Design mips_pipeline, start of the top module:
    module mips_pipeline(clk, rst, imem_addr, imem_rdata, dmem_addr, dmem_wdata, dmem_we, dmem_rdata);
make LEC_CHECK=0 CAP_MARGIN=15 CELL_PAD_IN_SITES_DETAIL_PLACEMENT=2 CELL_PAD_IN_SITES_GLOBAL_PLACEMENT=2 CORE_MARGIN=6 CORE_UTILIZATION=19 CTS_CLUSTER_DIAMETER=368 GPL_ROUTABILITY_DRIVEN=0 GPL_TIMING_DRIVEN=1 HOLD_SLACK_MARGIN=0.21 MAX_ROUTING_LAYER=met4 PLACE_DENSITY_LB_ADDON=0.17 SETUP_SLACK_MARGIN=-0.5 SLEW_MARGIN=20 finish   # period 20.4 ns
run.sh (not shown) runs the stock make flow with config.mk's settings and CLKGATE_MAP_FILE=.
Then changed:
==> flow/config.mk (replaced) <==
export PLATFORM = sky130hd
export DESIGN_NAME = mips_pipeline
export DESIGN_NICKNAME = mips_pipeline
export VERILOG_FILES = /design/flow/design.v
export SDC_FILE = /design/flow/constraint.sdc
export NUM_CORES = 4
export LEC_CHECK = 0
export CAP_MARGIN = 20
export CELL_PAD_IN_SITES_GLOBAL_PLACEMENT = 2
export CORE_MARGIN = 2
export CORE_UTILIZATION = 65
export CTS_CLUSTER_DIAMETER = 263
export GPL_ROUTABILITY_DRIVEN = 1
export GPL_TIMING_DRIVEN = 1
export MAX_ROUTING_LAYER = met4
export SLEW_MARGIN = 20
==> flow/constraint.sdc (replaced) <==
create_clock -name core_clock -period 13.8 [get_ports {clk}]
set_input_delay 2.7600 -clock core_clock [delete_from_list [all_inputs] [get_ports {clk}]]
set_output_delay 2.7600 -clock core_clock [all_outputs]
set_load 0.01 [all_outputs]
- cell area falls by 6.6%
- area after synthesis is unchanged
- worst setup slack degrades by 2900 ps

---

Starting RTL as in the previous note.
export LEC_CHECK = 0
export CAP_MARGIN = 20
export CELL_PAD_IN_SITES_GLOBAL_PLACEMENT = 0
export CORE_MARGIN = 2
export CORE_UTILIZATION = 72
export CTS_CLUSTER_DIAMETER = 32
export CTS_CLUSTER_SIZE = 33
export GPL_ROUTABILITY_DRIVEN = 1
export GPL_TIMING_DRIVEN = 1
export HOLD_SLACK_MARGIN = -0.08
export MAX_ROUTING_LAYER = met4
export PLACE_DENSITY = 0.4
export SETUP_SLACK_MARGIN = 2.25
export SLEW_MARGIN = 20
create_clock -name core_clock -period 11.7 [get_ports {clk}]
The starting point completed, yet does not pass: negative setup slack.
Change:
==> flow/config.mk (replaced) <==
export PLATFORM = sky130hd
export DESIGN_NAME = mips_pipeline
export DESIGN_NICKNAME = mips_pipeline
export VERILOG_FILES = /design/flow/design.v
export SDC_FILE = /design/flow/constraint.sdc
export NUM_CORES = 4
export LEC_CHECK = 0
export CAP_MARGIN = 20
export CORE_MARGIN = 2
export CORE_UTILIZATION = 72
export CTS_CLUSTER_SIZE = 58
export PLACE_DENSITY = 0.64
export SLEW_MARGIN = 20
==> flow/constraint.sdc (replaced) <==
create_clock -name core_clock -period 8.1 [get_ports {clk}]
set_input_delay 1.6200 -clock core_clock [delete_from_list [all_inputs] [get_ports {clk}]]
set_output_delay 1.6200 -clock core_clock [all_outputs]
set_load 0.01 [all_outputs]
Result: The changed run reached the layout checks and failed them: negative setup slack; worst setup slack degrades by 3.7 ns; global-route usage is lower by 6.2 points; wire length goes down by roughly a tenth; final cell count falls by a few percent; final area drops by a few percent; fmax is lower slightly.
Change:
--- a/flow/config.mk
+++ b/flow/config.mk
@@ -8,6 +8,6 @@
 export CAP_MARGIN = 20
 export CORE_MARGIN = 2
-export CORE_UTILIZATION = 72
-export CTS_CLUSTER_SIZE = 58
-export PLACE_DENSITY = 0.64
+export CORE_UTILIZATION = 60
+export HOLD_SLACK_MARGIN = 0.3
+export SETUP_SLACK_MARGIN = 1.71
 export SLEW_MARGIN = 20
==> flow/constraint.sdc (replaced) <==
create_clock -name core_clock -period 7.67 [get_ports {clk}]
set_input_delay 1.5340 -clock core_clock [delete_from_list [all_inputs] [get_ports {clk}]]
set_output_delay 1.5340 -clock core_clock [all_outputs]
set_load 0.01 [all_outputs]
Effect: The new run completed and failed the layout checks on negative setup slack; total power climbs by a few percent; wire length decreases by a few percent; via count shrinks by a few percent; die area climbs by about a fifth; cell area grows slightly; setup slack is worse by 0.28 ns; area after synthesis is unchanged; global-route usage goes down by 8.9 points; non-clock buffer count increases by 13.
Change:
--- a/flow/config.mk
+++ b/flow/config.mk
@@ -8,6 +8,6 @@
 export CAP_MARGIN = 20
 export CORE_MARGIN = 2
-export CORE_UTILIZATION = 60
-export HOLD_SLACK_MARGIN = 0.3
-export SETUP_SLACK_MARGIN = 1.71
+export CORE_UTILIZATION = 40
+export PLACE_DENSITY = 0.6
+export SETUP_SLACK_MARGIN = 4.01
 export SLEW_MARGIN = 20
==> flow/constraint.sdc (replaced) <==
create_clock -name core_clock -period 14.6 [get_ports {clk}]
set_input_delay 2.9200 -clock core_clock [delete_from_list [all_inputs] [get_ports {clk}]]
set_output_delay 2.9200 -clock core_clock [all_outputs]
set_load 0.01 [all_outputs]
Outcome: This time the run ran to the end with no violations. Global-route usage drops by 12 points. Final area climbs by 0.65%. Final cell count climbs by 11%. Total power drops by 48%. Die size climbs by 49%. Non-clock buffer count drops by 60.

---

Starting RTL as in the previous note.
clock: 8.51 ns
lec_check: 0
cap_margin: 20
core_aspect_ratio: 1.55
core_margin: 2
core_utilization: 72
cts_cluster_size: 25
place_density: 0.37
setup_slack_margin: 2.53
slew_margin: 20
The baseline completed, yet does not pass: setup timing.
Next try:
- ABC_AREA: not set -> 1
- CORE_ASPECT_RATIO: 1.55 -> not set
- CORE_UTILIZATION: 72 -> 68
- CTS_CLUSTER_SIZE: 25 -> 96
- SETUP_SLACK_MARGIN: 2.53 -> not set
- clock period: 8.51 -> 20.6 ns (I/O delays scaled with it)
Outcome: The new run went through all stages and came out clean. Wire length grows by 12%. Cell area is higher by about 2.3%. Total power fell by 57%. Clock power fell by 57%. Via count grows by about 30%. Register-to-register slack is better by 8.8 ns. First-iteration DRC count increases by 62%. Flip-flop count does not change.
Next try:
- ABC_AREA: 1 -> not set
- CORE_UTILIZATION: 68 -> 40
- CTS_CLUSTER_SIZE: 96 -> not set
- PLACE_DENSITY: 0.37 -> 0.6
- clock period: 20.6 -> 14.6 ns (I/O delays scaled with it)
- routed wire length went down by 12%
- synthesized cell count is lower by 36%
- via count falls by 28%
- worst setup slack gets worse by 3.6 ns

---

mips_pipeline again, from the RTL that the note above started with.
Settings: LEC_CHECK=0, ABC_AREA=0, CAP_MARGIN=20, CELL_PAD_IN_SITES_GLOBAL_PLACEMENT=0, CORE_MARGIN=2, CORE_UTILIZATION=72, CTS_CLUSTER_DIAMETER=314, GPL_ROUTABILITY_DRIVEN=1, GPL_TIMING_DRIVEN=1, MAX_ROUTING_LAYER=met4, PLACE_DENSITY_LB_ADDON=0.04, SETUP_SLACK_MARGIN=3.29, SLEW_MARGIN=20; clock period 11.5 ns.
The first run completed and failed the layout checks on setup timing.
Rerun with:
- ABC_AREA: 0 -> not set
- CORE_UTILIZATION: 72 -> 70
- CTS_CLUSTER_DIAMETER: 314 -> 105
- CTS_CLUSTER_SIZE: not set -> 14
- HOLD_SLACK_MARGIN: not set -> -0.09
- PLACE_DENSITY_LB_ADDON: 0.04 -> 0.06
- SETUP_SLACK_MARGIN: 3.29 -> -0.37
- clock period: 11.5 -> 10.9 ns (I/O delays scaled with it)
What happened: The new run finished but fails on setup timing. Setup slack got worse by 0.64 ns. Fmax drops slightly. Count of clock-buffer cells in the layout goes down by 31. Global-route usage shrinks by 2.0 points. Critical path depth grows by 1. Die size is higher by a few percent.
Rerun with:
- ABC_AREA: not set -> 1
- CORE_UTILIZATION: 70 -> 72
- CTS_CLUSTER_DIAMETER: 105 -> 314
- CTS_CLUSTER_SIZE: 14 -> not set
- HOLD_SLACK_MARGIN: -0.09 -> not set
- PLACE_DENSITY: not set -> 0.41
- PLACE_DENSITY_LB_ADDON: 0.06 -> not set
- SETUP_SLACK_MARGIN: -0.37 -> not set
- clock period: 10.9 -> 11.5 ns (I/O delays scaled with it)
- The changed run ran to the end with violations: setup timing
- routed wire length came out higher by 27%
- register-to-register slack improved by 0.70 ns
- worst setup slack improved by 0.70 ns
- clock skew came out lower by 0.016 ns
- power came out higher by 8.1%
- via count came out higher by 42%
- design area came out higher by 5.2%
- sequential cell count is unchanged
- area after synthesis came out higher by 4.2%
- die area came out higher by 1.2%
- count of clock-buffer cells in the layout came out higher by 41
Rerun with:
- ABC_AREA: 1 -> not set
- CTS_CLUSTER_DIAMETER: 314 -> 263
- PLACE_DENSITY: 0.41 -> not set
Result: The changed run finished but fails on setup timing. Register-to-register slack loses 0.08 ns. Non-clock buffer count is lower by 46. Clock power is lower by about 2%. Die area is lower by 3.9%.
Rerun with:
- ABC_AREA: not set -> 1
- CELL_PAD_IN_SITES_GLOBAL_PLACEMENT: 0 -> not set
- CORE_UTILIZATION: 72 -> 62
- CTS_CLUSTER_DIAMETER: 263 -> not set
- GPL_ROUTABILITY_DRIVEN: 1 -> not set
- GPL_TIMING_DRIVEN: 1 -> not set
- MAX_ROUTING_LAYER: met4 -> not set
- PLACE_DENSITY: not set -> 0.6
- clock period: 11.5 -> 8.28 ns (I/O delays scaled with it)
=> The new run completed and failed the layout checks on setup timing; die size goes up by about 20%; power is higher by 48%; maximum frequency is lower by 0.31%; final area went up by 4.4%; synthesized cell count rose by 57%.

---

Starting RTL as in the previous note.
Settings: LEC_CHECK=0, ABC_AREA=1, CAP_MARGIN=20, CELL_PAD_IN_SITES_GLOBAL_PLACEMENT=3, CORE_ASPECT_RATIO=1.84, CORE_MARGIN=7, CORE_UTILIZATION=55, MAX_ROUTING_LAYER=met5, MIN_ROUTING_LAYER=met2, PLACE_DENSITY=0.6, SETUP_SLACK_MARGIN=-0.03, SLEW_MARGIN=5; clock period 17.5 ns.
The starting point aborted during 3_1_place_gp_skip_io.
==> next run, changes <==
ABC_AREA = default   (was 1)
CELL_PAD_IN_SITES_GLOBAL_PLACEMENT = default   (was 3)
CORE_ASPECT_RATIO = default   (was 1.84)
CORE_MARGIN = 2   (was 7)
CORE_UTILIZATION = 57   (was 55)
MAX_ROUTING_LAYER = default   (was met5)
MIN_ROUTING_LAYER = default   (was met2)
SETUP_SLACK_MARGIN = default   (was -0.03)
SLEW_MARGIN = 20   (was 5)
clock period = 8.28 ns   (was 17.5 ns; I/O delays follow)
=>
- This time the run reached the layout checks and failed them: negative setup slack
- synthesized cell count went down by 36%
- area after synthesis goes down by 4.0%
- die size shrinks by 12%
==> next run, changes <==
CORE_UTILIZATION = 70   (was 57)
CTS_CLUSTER_SIZE = 25   (was default)
PLACE_DENSITY = default   (was 0.6)
clock period = 11.7 ns   (was 8.28 ns; I/O delays follow)
What happened: The new run completed and failed the layout checks on negative setup slack. Maximum frequency hardly moves. Area after synthesis does not change. Die area fell by 18%. Power fell by 31%. Final cell count fell by 4.8%. Worst hold slack improves by 15 ps. Combinational power fell by 32%.
==> next run, changes <==
CORE_UTILIZATION = 61   (was 70)
CTS_CLUSTER_SIZE = 41   (was 25)
HOLD_SLACK_MARGIN = 0.3   (was default)
SETUP_SLACK_MARGIN = 1.71   (was default)
TNS_END_PERCENT = 40   (was default)
clock period = 7.67 ns   (was 11.7 ns; I/O delays follow)
What happened:
- The changed run produced a layout that fails on negative setup slack
- setup slack got worse by 4100 ps
- clock-buffer cell count rose by 8
- final cell count rose by 3.3%
- synthesized area does not change
- sequential share of layout area fell by 0.73 points
- sequential cell count is unchanged
==> next run, changes <==
CAP_MARGIN = 30   (was 20)
CELL_PAD_IN_SITES_DETAIL_PLACEMENT = 1   (was default)
CORE_UTILIZATION = 40   (was 61)
CTS_CLUSTER_SIZE = default   (was 41)
HOLD_SLACK_MARGIN = 0.1   (was 0.3)
SETUP_SLACK_MARGIN = default   (was 1.71)
TNS_END_PERCENT = 95   (was 40)
clock period = 9.79 ns   (was 7.67 ns; I/O delays follow)
- The new run completed and failed the layout checks on negative setup slack
- fmax stays flat
- synthesized area does not change
- flip-flop count is unchanged
==> next run, changes <==
CAP_MARGIN = 20   (was 30)
HOLD_SLACK_MARGIN = default   (was 0.1)
clock period = 15.0 ns   (was 9.79 ns; I/O delays follow)
Effect: The changed run completed with no timing, DRC or antenna violations; sequential cell count does not change; via count is lower by 1.4%; clock power is lower by 34%; setup slack improved by 3800 ps; clock skew is higher by 7.1 ps; routed wire length is lower by 1.4%; worst hold slack got worse by 6.3 ps; utilization is lower by 0.29 points; fmax is lower by 9.9%; synthesized area stays the same; combinational power is lower by 37%.
Power figures rest on the tool's default switching activity, not on a simulated workload.
